==> run a <==
// riscv_core
module riscv_core(
    input           sys_clk         ,
    input           sys_rst_n       ,
    output  reg     led_test        ,
    output          iram_cs         ,
    output  [11:0]  iram_addr       ,
    input   [31:0]  iram_rdata      ,
    output          dram_cs         ,
    output  [3:0]   dram_we         ,
    output  [11:0]  dram_addr       ,
    output  [31:0]  dram_wdata      ,
    input   [31:0]  dram_rdata      
);
clock: 6.78 ns
lec_check: 0
abc_area: 0
cap_margin: 40
cell_pad_in_sites_detail_placement: 2
cell_pad_in_sites_global_placement: 1
core_aspect_ratio: 0.83
core_margin: 2
core_utilization: 65
cts_cluster_size: 20
gpl_routability_driven: 0
gpl_timing_driven: 0
min_routing_layer: met2
slew_margin: 20
tns_end_percent: 40
run.sh (not shown) runs the stock make flow with config.mk's settings and CLKGATE_MAP_FILE=.
==> run b: changes against run a <==
==> flow/config.mk (replaced) <==
export PLATFORM = sky130hd
export DESIGN_NAME = riscv_core
export DESIGN_NICKNAME = riscv_core
export VERILOG_FILES = /design/flow/design.v
export SDC_FILE = /design/flow/constraint.sdc
export NUM_CORES = 4
export LEC_CHECK = 0
export CAP_MARGIN = 20
export CELL_PAD_IN_SITES_DETAIL_PLACEMENT = 0
export CELL_PAD_IN_SITES_GLOBAL_PLACEMENT = 0
export CORE_MARGIN = 2
export CORE_UTILIZATION = 72
export CTS_CLUSTER_DIAMETER = 349
export GPL_ROUTABILITY_DRIVEN = 1
export PLACE_DENSITY = 0.45
export SLEW_MARGIN = 20
==> flow/constraint.sdc (replaced) <==
create_clock -name core_clock -period 3.58 [get_ports {sys_clk}]
set_input_delay 0.7160 -clock core_clock [delete_from_list [all_inputs] [get_ports {sys_clk}]]
set_output_delay 0.7160 -clock core_clock [all_outputs]
set_load 0.01 [all_outputs]
==> run c: changes against run a <==
==> flow/config.mk (replaced) <==
export PLATFORM = sky130hd
export DESIGN_NAME = riscv_core
export DESIGN_NICKNAME = riscv_core
export VERILOG_FILES = /design/flow/design.v
export SDC_FILE = /design/flow/constraint.sdc
export NUM_CORES = 4
export LEC_CHECK = 0
export CAP_MARGIN = 20
export CELL_PAD_IN_SITES_DETAIL_PLACEMENT = 1
export CELL_PAD_IN_SITES_GLOBAL_PLACEMENT = 1
export CORE_MARGIN = 2
export CORE_UTILIZATION = 30
export GPL_ROUTABILITY_DRIVEN = 1
export PLACE_DENSITY = 0.45
export SETUP_SLACK_MARGIN = 1.44
export SLEW_MARGIN = 20
==> flow/constraint.sdc (replaced) <==
create_clock -name core_clock -period 7.76 [get_ports {sys_clk}]
set_input_delay 1.5520 -clock core_clock [delete_from_list [all_inputs] [get_ports {sys_clk}]]
set_output_delay 1.5520 -clock core_clock [all_outputs]
set_load 0.01 [all_outputs]
==> notes <==
Run a aborted during detailed placement (3_5_place_dp). Run c produced a clean layout. Run b aborted during clock tree synthesis (4_1_cts).
Synthesized cell count is the same in run a and run b.
In synthesized area, run a and run b do not differ.
The highest die area belongs to run c, the lowest to run b.

---

==> inputs of v3 <==
riscv_core again, from the RTL that the note above started with.
// riscv_core
module riscv_core(
    input           sys_clk         ,
    input           sys_rst_n       ,
    output  reg     led_test        ,
    output          iram_cs         ,
    output  [11:0]  iram_addr       ,
    input   [31:0]  iram_rdata      ,
    output          dram_cs         ,
    output  [3:0]   dram_we         ,
    output  [11:0]  dram_addr       ,
    output  [31:0]  dram_wdata      ,
    input   [31:0]  dram_rdata      
);
reg     [31:0]  PC                          ;
wire    [31:0]  alu_add4_data               ; 
wire    [31:0]  pc_mux_data                 ;
wire    [31:0]  alu_imm_data                ;
wire    [31:0]  instruct_data               ;
wire    [31:0]  PC_line2_out                ;
wire    [31:0]  instruct_data_line2_out     ;
wire    [6:0]   instruct_op                 ;
wire    [2:0]   instruct_func3              ;
wire            ctrl_mux_sel                ;
wire            if_flush                    ;
wire            pc_mux_sel                  ;
wire            pc_stop                     ;
wire    [1:0]   imm_add_data0_sel           ;
wire    [1:0]   rd_data_sel                 ;
wire            rd_addr_sel                 ;
wire            reg_wr_imm                  ;
wire            reg_wr_wb                   ;
wire            mem2reg_sel                 ;
wire    [1:0]   exAlu_op                    ;
wire            mem_wr                      ;
wire            mem_rd                      ;
wire    [2:0]   mem_op                      ;
wire            exAlu_data1_sel             ;
wire            ctrl_mux_reg_wr             ;
wire            ctrl_mux_mem2reg_sel        ;
wire    [1:0]   ctrl_mux_exAlu_op           ;
wire            ctrl_mux_mem_wr             ;
wire            ctrl_mux_mem_rd             ;
wire    [2:0]   ctrl_mux_mem_op             ;
wire            ctrl_mux_exAlu_data1_sel    ;
wire    [4:0]   rs_reg1_addr                ;  
wire    [4:0]   rs_reg2_addr                ;  
wire    [31:0]  rs_reg1_rdata               ;
wire    [31:0]  rs_reg2_rdata               ;
wire    [31:0]  rd_wdata_mux                ;
wire    [4:0]   rd_addr_mux                 ;
wire            reg_wr_mux                  ;
  ...
Settings: LEC_CHECK=0, ABC_AREA=1, CAP_MARGIN=10, CELL_PAD_IN_SITES_DETAIL_PLACEMENT=0, CELL_PAD_IN_SITES_GLOBAL_PLACEMENT=0, CORE_MARGIN=2, CORE_UTILIZATION=72, GPL_ROUTABILITY_DRIVEN=1, MIN_ROUTING_LAYER=met1, PLACE_DENSITY_LB_ADDON=0.2, SETUP_SLACK_MARGIN=0.64, SLEW_MARGIN=20, TNS_END_PERCENT=100; clock period 5.74 ns.
==> inputs of v26, as changes to v3 <==
ABC_AREA = unset   (was 1)
CELL_PAD_IN_SITES_DETAIL_PLACEMENT = 1   (was 0)
CELL_PAD_IN_SITES_GLOBAL_PLACEMENT = 1   (was 0)
CORE_UTILIZATION = 40   (was 72)
PLACE_DENSITY_LB_ADDON = unset   (was 0.2)
SETUP_SLACK_MARGIN = 1.94   (was 0.64)
TNS_END_PERCENT = 15   (was 100)
==> flow/constraint.sdc (replaced) <==
create_clock -name core_clock -period 9.87 [get_ports {sys_clk}]
set_input_delay 1.9740 -clock core_clock [delete_from_list [all_inputs] [get_ports {sys_clk}]]
set_output_delay 1.9740 -clock core_clock [all_outputs]
set_load 0.01 [all_outputs]
==> qor summary <==
item	v26	v3
Run status	timing/DRC/antenna clean	did not finish
Failing step	-	global routing (5_1_grt)
Number of standard cells after synthesis	8199	10499
Fraction of synthesized cell area taken by the top area cell type	45.1%	42.8%
Basic Gates by Area	13.3%	22.6%
TritonCTS buffer count	156	140
Worst slack at placement	1.27 ns	-0.312 ns
Adder and majority gate portion of the synthesized area	2.84%	2.70%
Area fraction in compound gates after synthesis	28.9%	20.0%
Placeable core region	0.183 mm²	0.107 mm²
Post-synthesis average cell area	9.02 µm²	7.41 µm²
Number of resized instances in the post-cts repair step	0	28
Final weighted congestion in routability-driven placement	1.04	1.37
Synthesized chip area reported by yosys	0.0739 mm²	0.0778 mm²
Post-CTS repair timing setup buffer count	0	2
Vert. Die Dim	434 µm	333 µm
Die area	0.188 mm²	0.111 mm²
Initial Util	40.3%	72.6%
Leading cell type by number of instances after synthesis	dfrtp_1	nand2_1
Total instance count after detailed placement	10359	11851
Synth Cell Area	0.0739 mm²	0.0778 mm²

---

==> inputs of lagoon <==
Starting RTL as in the previous note.
export LEC_CHECK = 0
export CAP_MARGIN = 20
export CORE_MARGIN = 2
export CORE_UTILIZATION = 40
export SETUP_SLACK_MARGIN = 1.1
export SLEW_MARGIN = 20
create_clock -name core_clock -period 4.4 [get_ports {sys_clk}]
==> inputs of delta, as changes to lagoon <==
--- a/flow/config.mk
+++ b/flow/config.mk
@@ -7,6 +7,12 @@
 export LEC_CHECK = 0
-export CAP_MARGIN = 20
+export ABC_AREA = 1
+export CAP_MARGIN = 10
+export CELL_PAD_IN_SITES_DETAIL_PLACEMENT = 0
+export CELL_PAD_IN_SITES_GLOBAL_PLACEMENT = 0
 export CORE_MARGIN = 2
-export CORE_UTILIZATION = 40
-export SETUP_SLACK_MARGIN = 1.1
+export CORE_UTILIZATION = 72
+export GPL_ROUTABILITY_DRIVEN = 1
+export MIN_ROUTING_LAYER = met1
+export SETUP_SLACK_MARGIN = 1.94
 export SLEW_MARGIN = 20
+export TNS_END_PERCENT = 100
==> flow/constraint.sdc (replaced) <==
create_clock -name core_clock -period 6.68 [get_ports {sys_clk}]
set_input_delay 1.3360 -clock core_clock [delete_from_list [all_inputs] [get_ports {sys_clk}]]
set_output_delay 1.3360 -clock core_clock [all_outputs]
set_load 0.01 [all_outputs]
==> flow_summary.yaml <==
# flow metrics
status:
  status: "complete, but fails checks"
  failed_checks: "negative hold slack, negative setup slack"
final_timing:
  worst_hold_slack_ns: -0.03188
  setup_ws_ns: -0.6249
  finalSetupViolCount: 154
  hold_viol_final: 7
drt:
  drt-initial-drc-count: 14540
  wl_met3_mm: 62.07
floorplanning:
  fp.coreArea_mm2: 0.1833
finish:
  dominant_cells: "combinational gates"
  fillCellCount: 15570
yosys:
  synthDistinctLibCells: 91
  yosys_area_mm2: 0.07392
  synth.cellmix.simpleShare: 0.1327
critical_path:
  critPathRequiredTime_ns: 5.16
place:
  dp_hpwl_mm: 327.2
global_routing:
  grt_pass1_vias: 80380
# the run above: lagoon

==> flow_summary.yaml <==
# flow metrics
status:
  status: "aborted with a tool error"
  stop_stage: "global routing (5_1_grt)"
  error: "[ERROR GRT-0232] Routing congestion too high. Check the congestion heatmap in the GUI."
place:
  dp_hpwl_mm: 252.6
cts:
  cts_resized: 379
floorplanning:
  fp.coreArea_mm2: 0.1072
yosys:
  synth.cellmix.simpleShare: 0.2264
  yosys_area_mm2: 0.07785
global_routing:
  grtUsageTotal: 0.7537
# the run above: delta


---

==> build 27: inputs <==
riscv_core again, from the RTL that the note above started with.
clock: 4.7 ns
lec_check: 0
cap_margin: 5
cell_pad_in_sites_detail_placement: 1
cell_pad_in_sites_global_placement: 0
core_aspect_ratio: 0.57
core_margin: 2
core_utilization: 42
cts_cluster_diameter: 55
gpl_routability_driven: 0
gpl_timing_driven: 1
min_routing_layer: met2
slew_margin: 30
==> build 59 (differences from build 27) <==
Settings changed: ABC_AREA from default to 0, CAP_MARGIN 5 to 40, CELL_PAD_IN_SITES_GLOBAL_PLACEMENT 0 to 1, CORE_ASPECT_RATIO 0.57 to 0.83, CORE_UTILIZATION 42 to 65, CTS_CLUSTER_DIAMETER 55 to default, GPL_ROUTABILITY_DRIVEN 0 to 1, GPL_TIMING_DRIVEN 1 to 0, SLEW_MARGIN 30 to 20, TNS_END_PERCENT from default to 40.
==> flow/constraint.sdc (replaced) <==
create_clock -name core_clock -period 6.78 [get_ports {sys_clk}]
set_input_delay 1.3560 -clock core_clock [delete_from_list [all_inputs] [get_ports {sys_clk}]]
set_output_delay 1.3560 -clock core_clock [all_outputs]
set_load 0.01 [all_outputs]
==> trial 63 (differences from build 27) <==
Settings changed: CAP_MARGIN 5 to 10, CELL_PAD_IN_SITES_DETAIL_PLACEMENT 1 to 0, CORE_ASPECT_RATIO 0.57 to default, CORE_UTILIZATION 42 to 72, CTS_CLUSTER_DIAMETER 55 to default, GPL_ROUTABILITY_DRIVEN 0 to 1, GPL_TIMING_DRIVEN 1 to default, MIN_ROUTING_LAYER met2 to met1, SETUP_SLACK_MARGIN from default to 1.94, SLEW_MARGIN 30 to 20, TNS_END_PERCENT from default to 15.
==> flow/constraint.sdc (replaced) <==
create_clock -name core_clock -period 9.87 [get_ports {sys_clk}]
set_input_delay 1.9740 -clock core_clock [delete_from_list [all_inputs] [get_ports {sys_clk}]]
set_output_delay 1.9740 -clock core_clock [all_outputs]
set_load 0.01 [all_outputs]
==> qor summary <==
quantity                                                                     build 27                    trial 63                   build 59
Instance count after placement with tap cells included                          11425                        9208                      10062
Die area                                                                   0.179 mm^2                  0.105 mm^2                 0.116 mm^2
CTS Buffer Depth                                                                    4                           3                          -
Number of clock sinks                                                            1332                        1332                          -
CTS H-Tree Depth                                                                    4                           4                          -
Total of hold buffers inserted after clock tree synthesis                           0                           0                          -
Number of rows created at floorplan                                               116                         117                        112
Total core area                                                            0.175 mm^2                  0.102 mm^2                 0.113 mm^2
Cell area after placement                                                 0.0911 mm^2                 0.0772 mm^2                0.0803 mm^2
Vertical extent of the die                                                     321 um                      324 um                     311 um
Floorplan-stage core utilization                                                0.422                       0.727                      0.656
Outcome                                                     aborted with a tool error   aborted with a tool error  aborted with a tool error
Last stage reached                                                            5_1_grt                     5_1_grt                    4_1_cts
Clock root buffer master                                   sky130_fd_sc_hd__clkbuf_16  sky130_fd_sc_hd__clkbuf_16                          -
# Post-CTS Setup Buffers                                                          148                           0                          -
